Design aluDesign, start of the top module:
module aluDesign#(parameter W = 8, N = 4) (clk,rst,CE,MODE,CIN,INP_VALID,CMD,OPA,OPB, ERR,OV,COUT,G,L,E, RES);
    input clk,rst,CE,MODE,CIN;
    input [1:0] INP_VALID;
    input [N-1:0] CMD;
    input [W-1:0] OPA,OPB;
    output reg ERR,OV,COUT,G,L,E;
        output reg [2*W-1:0] RES;
        reg [2*W-1:0] res_comb;
    parameter INV_INP = 2'b00, OPA_VALID = 2'b01, OPB_VALID = 2'b10, OPA_AND_OPB_VALID = 2'b11;
    parameter SHIFT_W = $clog2(W);
    reg [W-1:0] opa_r,opb_r;
    reg [N-1:0] cmd_r;
    reg [1:0] valid_r;
    reg mode_r,cin_r;
    reg cout_comb,ov_comb,g_comb,l_comb,e_comb,err_comb;
    always@(posedge clk,posedge rst) begin
        if(rst) begin
            opa_r <= 0;
            opb_r <= 0;
            cmd_r <= 0;
            valid_r <= 0;
            cin_r <= 0;
            mode_r <= 0;
        end
        else if(CE) begin
            opa_r <= OPA;
            opb_r <= OPB;
            cmd_r <= CMD;
            valid_r <= INP_VALID;
            cin_r <= CIN;
            mode_r <= MODE;
       end
    end
    always@(*) begin
        if(CE) begin
            res_comb = 0;
            err_comb = 0;
            cout_comb = 0;
            ov_comb = 0;
            g_comb = 0;
            l_comb = 0;
            e_comb = 0;
            if(mode_r == 1) begin
                case(valid_r)
                    INV_INP : begin
                        res_comb = 0;
  ...
make LEC_CHECK=0 ABC_AREA=1 CAP_MARGIN=20 CORE_MARGIN=2 CORE_UTILIZATION=66 CTS_CLUSTER_DIAMETER=333 CTS_CLUSTER_SIZE=98 PLACE_DENSITY=0.4 SLEW_MARGIN=20 TNS_END_PERCENT=5 finish   # period 3.9 ns
run.sh (not shown) runs the stock make flow with config.mk's settings and CLKGATE_MAP_FILE=.
The first run completed, yet does not pass: setup timing.
Next try:
Settings changed: ABC_AREA 1 to not set, CORE_UTILIZATION 66 to 59, CTS_CLUSTER_DIAMETER 333 to not set, CTS_CLUSTER_SIZE 98 to not set, PLACE_DENSITY 0.4 to not set, SETUP_SLACK_MARGIN set to 1.19, TNS_END_PERCENT 5 to not set.
Clock period 3.9 ns to 4.42 ns, I/O delays scaled along.
Outcome: The new run finished with setup timing left; die size came out higher by 12%; design area came out higher by 5.7%; routed wire length came out lower by 11%; cell count came out lower by 12%; non-clock buffer count came out higher by 34; total power came out lower by 11%; sequential power came out lower by 9.6%; global-route usage came out lower by 7.7 points.
Next try:
Settings changed: SETUP_SLACK_MARGIN 1.19 to not set.
Clock period 4.42 ns to 4.06 ns, I/O delays scaled along.
Result: The new run finished but fails on setup timing. Clock power increases by about 2%. Synthesized cell count stays the same. Final area decreases by 3.1%. Sequential power increases by 10%. First-iteration DRC count increases by 4.0%. Setup slack loses 0.59 ns. Clock skew increases by 0.0036 ns. Fmax decreases by 4.2%.
Next try:
Settings changed: CORE_UTILIZATION 59 to 40.
Clock period 4.06 ns to 5.75 ns, I/O delays scaled along.
Effect: The changed run finished with timing, DRC and antenna clean; register-to-register slack gains 1.7 ns; synthesized area stays the same; routed wire length shrinks by about 13%; setup slack is better by 1.7 ns; sequential cell count does not change; clock-buffer cell count is unchanged; non-clock buffer count came out lower by 147; final cell count goes down by about 2.3%.
Next try:
Settings changed: ABC_AREA set to 1, CORE_UTILIZATION 40 to 66, CTS_CLUSTER_DIAMETER set to 333, CTS_CLUSTER_SIZE set to 98, PLACE_DENSITY set to 0.4, SETUP_SLACK_MARGIN set to 0.71.
Clock period 5.75 ns to 3.9 ns, I/O delays scaled along.
The changed run aborted during 5_1_grt. Area after synthesis went down by about 0.5%. Die size went down by 39%. Synthesized cell count went up by about 20%.
Next try:
Settings changed: ABC_AREA 1 to not set, CORE_UTILIZATION 66 to 42, CTS_CLUSTER_DIAMETER 333 to not set, CTS_CLUSTER_SIZE 98 to not set, PLACE_DENSITY 0.4 to not set, SETUP_SLACK_MARGIN 0.71 to not set.
Clock period 3.9 ns to 5.75 ns, I/O delays scaled along.
Now the flow completed with no timing, DRC or antenna violations.
Die area went up by 56%.
Synthesized cell count goes down by 17%.
Area after synthesis climbs by 0.49%.

---

Starting RTL as in the previous note.
make LEC_CHECK=0 CAP_MARGIN=20 CORE_MARGIN=2 CORE_UTILIZATION=40 SLEW_MARGIN=20 finish   # period 6.0 ns
Next try:
- CELL_PAD_IN_SITES_DETAIL_PLACEMENT: not set -> 2
- CORE_UTILIZATION: 40 -> 18
- CTS_CLUSTER_DIAMETER: not set -> 177
- CTS_CLUSTER_SIZE: not set -> 56
- GPL_ROUTABILITY_DRIVEN: not set -> 1
- PLACE_DENSITY_LB_ADDON: not set -> 0.25
- SLEW_MARGIN: 20 -> 40
Power goes up by 0.97%.
Die area is higher by 120%.
Worst setup slack degrades by 0.057 ns.
Combinational power went up by about 2%.
Maximum frequency shrinks by 1.0%.
Wire length went up by 23%.
Worst hold slack barely changes.
Cell area grows by 4.4%.
Via count stays flat.
Utilization goes down by 24 points.
Next try:
- CELL_PAD_IN_SITES_DETAIL_PLACEMENT: 2 -> not set
- CORE_UTILIZATION: 18 -> 40
- CTS_CLUSTER_DIAMETER: 177 -> not set
- CTS_CLUSTER_SIZE: 56 -> not set
- GPL_ROUTABILITY_DRIVEN: 1 -> not set
- PLACE_DENSITY_LB_ADDON: 0.25 -> not set
- SETUP_SLACK_MARGIN: not set -> 0.23
- SLEW_MARGIN: 40 -> 20
- clock period: 6.0 -> 5.75 ns (I/O delays scaled with it)
The new run went through all stages and came out clean.
Wire length drops by about a fifth.
Final cell count drops by about a fifth.
Die size drops by well over a third.
Core utilization climbs by 25 points.
Setup slack improved by 0.18 ns.
Next try:
- ABC_AREA: not set -> 1
- CORE_UTILIZATION: 40 -> 65
- CTS_CLUSTER_SIZE: not set -> 98
- SETUP_SLACK_MARGIN: 0.23 -> not set
- clock period: 5.75 -> 3.9 ns (I/O delays scaled with it)
=>
- The new run finished but failed the layout checks on negative setup slack
- combinational power rose by about 120%
- count of clock-buffer cells in the layout is unchanged
- final area came out higher by 13%
- total power rose by about 100%
- setup slack is worse by 2.4 ns
- flip-flop count is unchanged
- sequential power rose by 42%
- global-route usage is higher by 19 points
- die area fell by about 40%
- clock skew grows by 0.010 ns
- via count goes up by about 30%
Next try:
- ABC_AREA: 1 -> not set
- CAP_MARGIN: 20 -> 0
- CORE_UTILIZATION: 65 -> 69
- CTS_CLUSTER_SIZE: 98 -> 37
- SETUP_SLACK_MARGIN: not set -> 1.19
- clock period: 3.9 -> 4.42 ns (I/O delays scaled with it)
- The new run never finished: it broke off in global routing (5_1_grt)
- area after synthesis went up by about 0.5%
- die area goes down by about 5%
- synthesized cell count falls by 17%
Next try:
- CAP_MARGIN: 0 -> 20
- CORE_UTILIZATION: 69 -> 68
- CTS_CLUSTER_DIAMETER: not set -> 44
- CTS_CLUSTER_SIZE: 37 -> not set
- HOLD_SLACK_MARGIN: not set -> -0.1
- SETUP_SLACK_MARGIN: 1.19 -> not set
- TNS_END_PERCENT: not set -> 5
- clock period: 4.42 -> 5.0 ns (I/O delays scaled with it)
The new run finished but fails on negative setup slack; die area rose by 1.4%; synthesized cell count is unchanged; synthesized area does not change.

---

== build 75 ==
The RTL this note starts from:
==> flow/design.v <==
module aluDesign#(parameter W = 8, N = 4) (clk,rst,CE,MODE,CIN,INP_VALID,CMD,OPA,OPB, ERR,OV,COUT,G,L,E, RES);
    input clk,rst,CE,MODE,CIN;
    input [1:0] INP_VALID;
    input [N-1:0] CMD;
    input [W-1:0] OPA,OPB;
    output reg ERR,OV,COUT,G,L,E;
        output reg [2*W-1:0] RES;
        reg [2*W-1:0] res_comb;
    parameter INV_INP = 2'b00, OPA_VALID = 2'b01, OPB_VALID = 2'b10, OPA_AND_OPB_VALID = 2'b11;
    parameter SHIFT_W = $clog2(W);
    reg [W-1:0] opa_r,opb_r;
    reg [N-1:0] cmd_r;
    reg [1:0] valid_r;
    reg mode_r,cin_r;
    reg cout_comb,ov_comb,g_comb,l_comb,e_comb,err_comb;
    always@(posedge clk,posedge rst) begin
        if(rst) begin
            opa_r <= 0;
            opb_r <= 0;
            cmd_r <= 0;
            valid_r <= 0;
            cin_r <= 0;
            mode_r <= 0;
        end
        else if(CE) begin
            opa_r <= OPA;
            opb_r <= OPB;
            cmd_r <= CMD;
            valid_r <= INP_VALID;
            cin_r <= CIN;
            mode_r <= MODE;
       end
    end
    always@(*) begin
        if(CE) begin
            res_comb = 0;
            err_comb = 0;
            cout_comb = 0;
            ov_comb = 0;
            g_comb = 0;
            l_comb = 0;
            e_comb = 0;
            if(mode_r == 1) begin
                case(valid_r)
                    INV_INP : begin
                        res_comb = 0;
                        err_comb = 1;
                    end
                    OPA_VALID : begin
                        case(cmd_r)
                            4'b0100 : begin
                                res_comb = opa_r + 1;
                                cout_comb = res_comb[W];
                            end
                           4'b0101 : begin
                               res_comb = opa_r - 1;
                               ov_comb = res_comb[W];
                            end
                            default : err_comb = 1;
                        endcase
                    end
                    OPB_VALID : begin
                        case(cmd_r)
                            4'b0110 : begin
                                res_comb = opb_r + 1;
                                cout_comb = res_comb[W];
                            end
                            4'b0111 : begin
                                res_comb = opb_r - 1;
                                ov_comb = res_comb[W];
                            end
                            default : err_comb = 1;
                        endcase
                    end
                    OPA_AND_OPB_VALID : begin
                        case(cmd_r)
                            4'b0000 : begin
                                res_comb = opa_r + opb_r;
                                cout_comb = res_comb[W];
                            end
                            4'b0001 : begin
                                res_comb = opa_r - opb_r;
                                ov_comb = res_comb[W];
                            end
                            4'b0010 : begin
                                res_comb = opa_r + opb_r + cin_r;
                                cout_comb = res_comb[W];
                            end
                            4'b0011 : begin
                                res_comb = opa_r - opb_r - cin_r;
                                ov_comb = res_comb[W];
                            end
                            4'b1000 : begin
                                g_comb  = (opa_r > opb_r) ? 1:0;
                                l_comb = (opa_r < opb_r) ? 1:0;
                                e_comb = (opa_r == opb_r) ? 1:0;
                            end
                            4'b1001 : begin
                                res_comb = (opa_r + 1) * (opb_r + 1);
                            end
                            4'b1010 : begin
                                res_comb = (opa_r<<1) * (opb_r);
                            end
                            4'b1011 : begin
                                res_comb = $signed(opa_r) + $signed(opb_r);
                                ov_comb = (($signed(opa_r) > 0) && ($signed(opb_r) > 0) && ($signed(res_comb[W-1:0])<=0) || ($signed(opa_r) < 0) && ($signed(opb_r) < 0) && ($signed(res_comb[W-1:0]) >= 0));
                                g_comb  = ($signed(opa_r) > $signed(opb_r)) ? 1:0;
                                l_comb = ($signed(opa_r) < $signed(opb_r)) ? 1:0;
                                e_comb = ($signed(opa_r) == $signed(opb_r)) ? 1:0;
                            end
                            4'b1100 : begin
                                res_comb = $signed(opa_r) - $signed(opb_r);
                                ov_comb = (($signed(opa_r) > 0) && ($signed(opb_r) < 0) && ($signed(res_comb[W-1:0]) <= 0) || ($signed(opa_r) < 0) && ($signed(opb_r) > 0) && ($signed(res_comb[W-1:0]) >= 0));
                                g_comb  = ($signed(opa_r) > $signed(opb_r)) ? 1:0;
                                l_comb = ($signed(opa_r) < $signed(opb_r)) ? 1:0;
                                e_comb = ($signed(opa_r) == $signed(opb_r)) ? 1:0;
                            end
                            default : err_comb = 1;
                        endcase
                    end
                    default : err_comb = 1;
                endcase
            end
            else begin
                case(valid_r)
                    INV_INP : begin
                        res_comb = 0;
                        err_comb = 1;
                    end
                    OPA_VALID : begin
                        case(cmd_r)
                            4'b0110 : begin
                                res_comb = ~(opa_r);
                                res_comb[2*W-1 : 8] = 0;
                            end
                            4'b1000 : begin
                                res_comb = opa_r >> 1;
                            end
                            4'b1001 : begin
                                res_comb = opa_r << 1;
                            end
                            default : err_comb = 1;
                        endcase
                    end
                    OPB_VALID : begin
                        case(cmd_r)
                            4'b0111 : begin
                                res_comb = ~(opb_r);
                                res_comb[2*W-1 : 8] = 0;
                            end
                            4'b1010 : begin
                                res_comb = opb_r >> 1;
                            end
                            4'b1011 : begin
                                res_comb = opb_r << 1;
                            end
                            default : err_comb = 1;
                        endcase
                    end
                    OPA_AND_OPB_VALID : begin
                        case(cmd_r)
                            4'b0000 : begin
                                res_comb = opa_r & opb_r;
                            end
                            4'b0001 : begin
                                res_comb = ~(opa_r & opb_r);
                                res_comb[2*W-1 : 8] = 0;
                            end
                            4'b0010 : begin
                                res_comb = opa_r | opb_r;
                            end
                            4'b0011 : begin
                                res_comb = ~(opa_r | opb_r);
                                res_comb[2*W-1 : 8] = 0;
                            end
                            4'b0100 : begin
                                res_comb = opa_r ^ opb_r;
                            end
                            4'b0101 : begin
                                res_comb = ~(opa_r ^ opb_r);
                                res_comb[2*W-1 : 8] = 0;
                            end
                            4'b1100 : begin
                                if( |(opb_r[(W-1) : (SHIFT_W+1)])) begin
                                    err_comb = 1;
                                    res_comb = 0;
                                end
                                else
                                    res_comb = (opa_r << (opb_r[SHIFT_W-1:0])) | opa_r >> (W - (opb_r[SHIFT_W-1:0]));
                                    res_comb[2*W-1 : 8] = 0;
                            end
                            4'b1101 : begin
                                if( |(opb_r[(W-1) : (SHIFT_W+1)])) begin
                                    res_comb = 0;
                                    err_comb = 1;
                                end
                                else
                                    res_comb = (opa_r >> opb_r[SHIFT_W-1:0]) | opa_r << (W - opb_r[SHIFT_W-1:0]);
                                    res_comb[2*W-1 : 8] = 0;
                            end
                            default : err_comb = 1;
                        endcase
                    end
                    default : err_comb = 1;
                endcase
            end
        end
        else begin
           res_comb = 0;
           err_comb = 0;
           cout_comb = 0;
           ov_comb = 0;
           g_comb = 0;
           l_comb = 0;
           e_comb = 0;
        end
    end
    always@(posedge clk, posedge rst) begin
        if(rst) begin
            RES <= 0;
            COUT <= 0;
            OV <= 0;
            G <= 0;
            L <= 0;
            E <= 0;
            ERR  <= 0;
        end
        else if(CE) begin
            RES <= res_comb;
                COUT <= cout_comb;
                OV <= ov_comb;
                G <= g_comb;
                L <= l_comb;
                E <= e_comb;
                ERR  <= err_comb;
        end
    end
endmodule
clock: 4.42 ns
lec_check: 0
cap_margin: 0
core_margin: 2
core_utilization: 69
cts_cluster_diameter: 378
cts_cluster_size: 58
setup_slack_margin: -0.26
slew_margin: 20
Build 75 never completed; the flow aborted with a tool error in global routing (5_1_grt).
[inputs] build 11 vs build 75
- a change of CORE_UTILIZATION from 69 to 63
- an added HOLD_SLACK_MARGIN of -0.1
- a deleted SETUP_SLACK_MARGIN that had been -0.26
- a deleted CTS_CLUSTER_SIZE that had been 58
- a deleted CTS_CLUSTER_DIAMETER that had been 378
- a change of CAP_MARGIN from 0 to 20
- a change of the clock period (ns, I/O delays scaled along) from 4.42 to 5.0
==> comparison <==
- | build 11 | all stages done | FAIL | negative setup slack |
- Diff build 75 -> build 11: post-placement cell count barely changed, post-CTS setup repair buffer count shrank by 15, core box area went up, die size picked up an extra about 9%.
- Diff build 75 -> build 11 | cell area reported after detailed placement | down by a few percent
- Starting utilization of the core area, build 11 and build 75, higher one = build 75.
- Going from build 75 to build 11, the total of cells resized after clock tree synthesis was found to have gone up by 2.
- Build 75 -> build 11: count of distinct cell types in the synthesized netlist delta 0, exact match
diff inputs: build 11 => build 12
- HOLD_SLACK_MARGIN: -0.1 -> unset
- CTS_CLUSTER_DIAMETER: unset -> 223
- CTS_CLUSTER_SIZE: unset -> 98
- SLEW_MARGIN: 20 -> 0
- SETUP_SLACK_MARGIN: unset -> -0.54
- the clock period (ns, I/O delays scaled along): 5.0 -> 6.0
Findings:
Build 12 finished end to end and its layout was clean on timing, DRC and antenna. Diff build 11 and build 12: fraction of power spent switching nets higher in build 12. Against build 11, build 12 comes in about 28% lower on power dissipated in the clock network. The number of instances resized during post-cts repair in build 12 sits 47 below the value recorded for build 11. Summary of the comparison: layout-stage area growth over the synthesis result is lower in build 12, relative to build 11. Comparing worst hold slack across all endpoints for build 11 and build 12, the bigger number came from build 11. Build 12 ended with less cell area after layout than build 11.
Modified inputs, build 45 compared to build 12
- HOLD_SLACK_MARGIN newly set to 0.21
- GPL_TIMING_DRIVEN newly set to 0
- SETUP_SLACK_MARGIN removed (was -0.54)
- CTS_CLUSTER_DIAMETER removed (was 223)
- CTS_CLUSTER_SIZE removed (was 98)
- SLEW_MARGIN changed from 0 to 35
- CORE_UTILIZATION changed from 63 to 40
- Summary: with build 12 as the reference, via count normalized by instance count in build 45 moved down by a little under 10%.
- Time the final worst path needs with I/O delays and setup delta (build 45 − build 12): favourable
- Summary: with build 12 as the reference, final instance area in build 45 moved up by a few percent.
- | total power | build 45 vs build 12 | 5.8% higher |
Here is what was changed in the inputs of build 65 compared with build 45.
- GPL_TIMING_DRIVEN removed (was 0)
- GPL_ROUTABILITY_DRIVEN newly set to 0
- HOLD_SLACK_MARGIN removed (was 0.21)
- CELL_PAD_IN_SITES_DETAIL_PLACEMENT newly set to 2
- SLEW_MARGIN changed from 35 to 40
- PLACE_DENSITY_LB_ADDON newly set to 0.25
- CORE_UTILIZATION changed from 40 to 18
- CTS_CLUSTER_SIZE newly set to 53
Findings:
- Measured against each other, build 65 and build 45 differ in antenna diode count, the lower figure coming from build 65.
- The core of build 65 is less densely filled than that of build 45.
- Of build 65 and build 45, build 45 shows the higher global-route usage, with build 65 below it.
- Between build 65 and build 45, the difference in flip-flop and latch count is negligible.
- Compared with build 45, in build 65 filler-free cell count of the finished design went up by about 23%, first-pass GRT wire length now larger, initial cell density of the core shows a reduction of 22 points.
- Worst setup path endpoint = RES[15]$_DFFE_PP0P_: build 65; worst setup path endpoint = RES[14]$_DFFE_PP0P_: build 45
- STATUS worst setup slack for register-to-register paths: build 65 wins against build 45
Edits applied to the flow inputs when going from build 65 to build 28:
- PLACE_DENSITY: unset -> 0.4
- CELL_PAD_IN_SITES_DETAIL_PLACEMENT: 2 -> unset
- PLACE_DENSITY_LB_ADDON: 0.25 -> unset
- SETUP_SLACK_MARGIN: unset -> 0.39
- GPL_ROUTABILITY_DRIVEN: 0 -> unset
- CTS_CLUSTER_DIAMETER: unset -> 266
- SLEW_MARGIN: 40 -> 0
- CORE_UTILIZATION: 18 -> 58
- CTS_CLUSTER_SIZE: 53 -> 98
- TNS_END_PERCENT: unset -> 10
- ABC_AREA: unset -> 1
==> results <==
- Count of inverters not on the clock network in the layout delta for build 28 relative to build 65: about 80% higher
- Going from build 65 to build 28, chip area from the yosys synthesis statistics went down; sequential share of layout area went up 0.61 points; overall power after layout moved down.
- Compared with build 65, in build 28 cell area lower, instance area at placement lower.
- Worst-case setup slack after placement up 99 ps in build 28 wrt build 65
- Changes observed in build 28 relative to build 65: initial detailed-routing violation count went up; number of cells traversed by the worst hold path +1; starting utilization of the core area saw an increase.
Power is estimated from default activity; no workload was simulated.
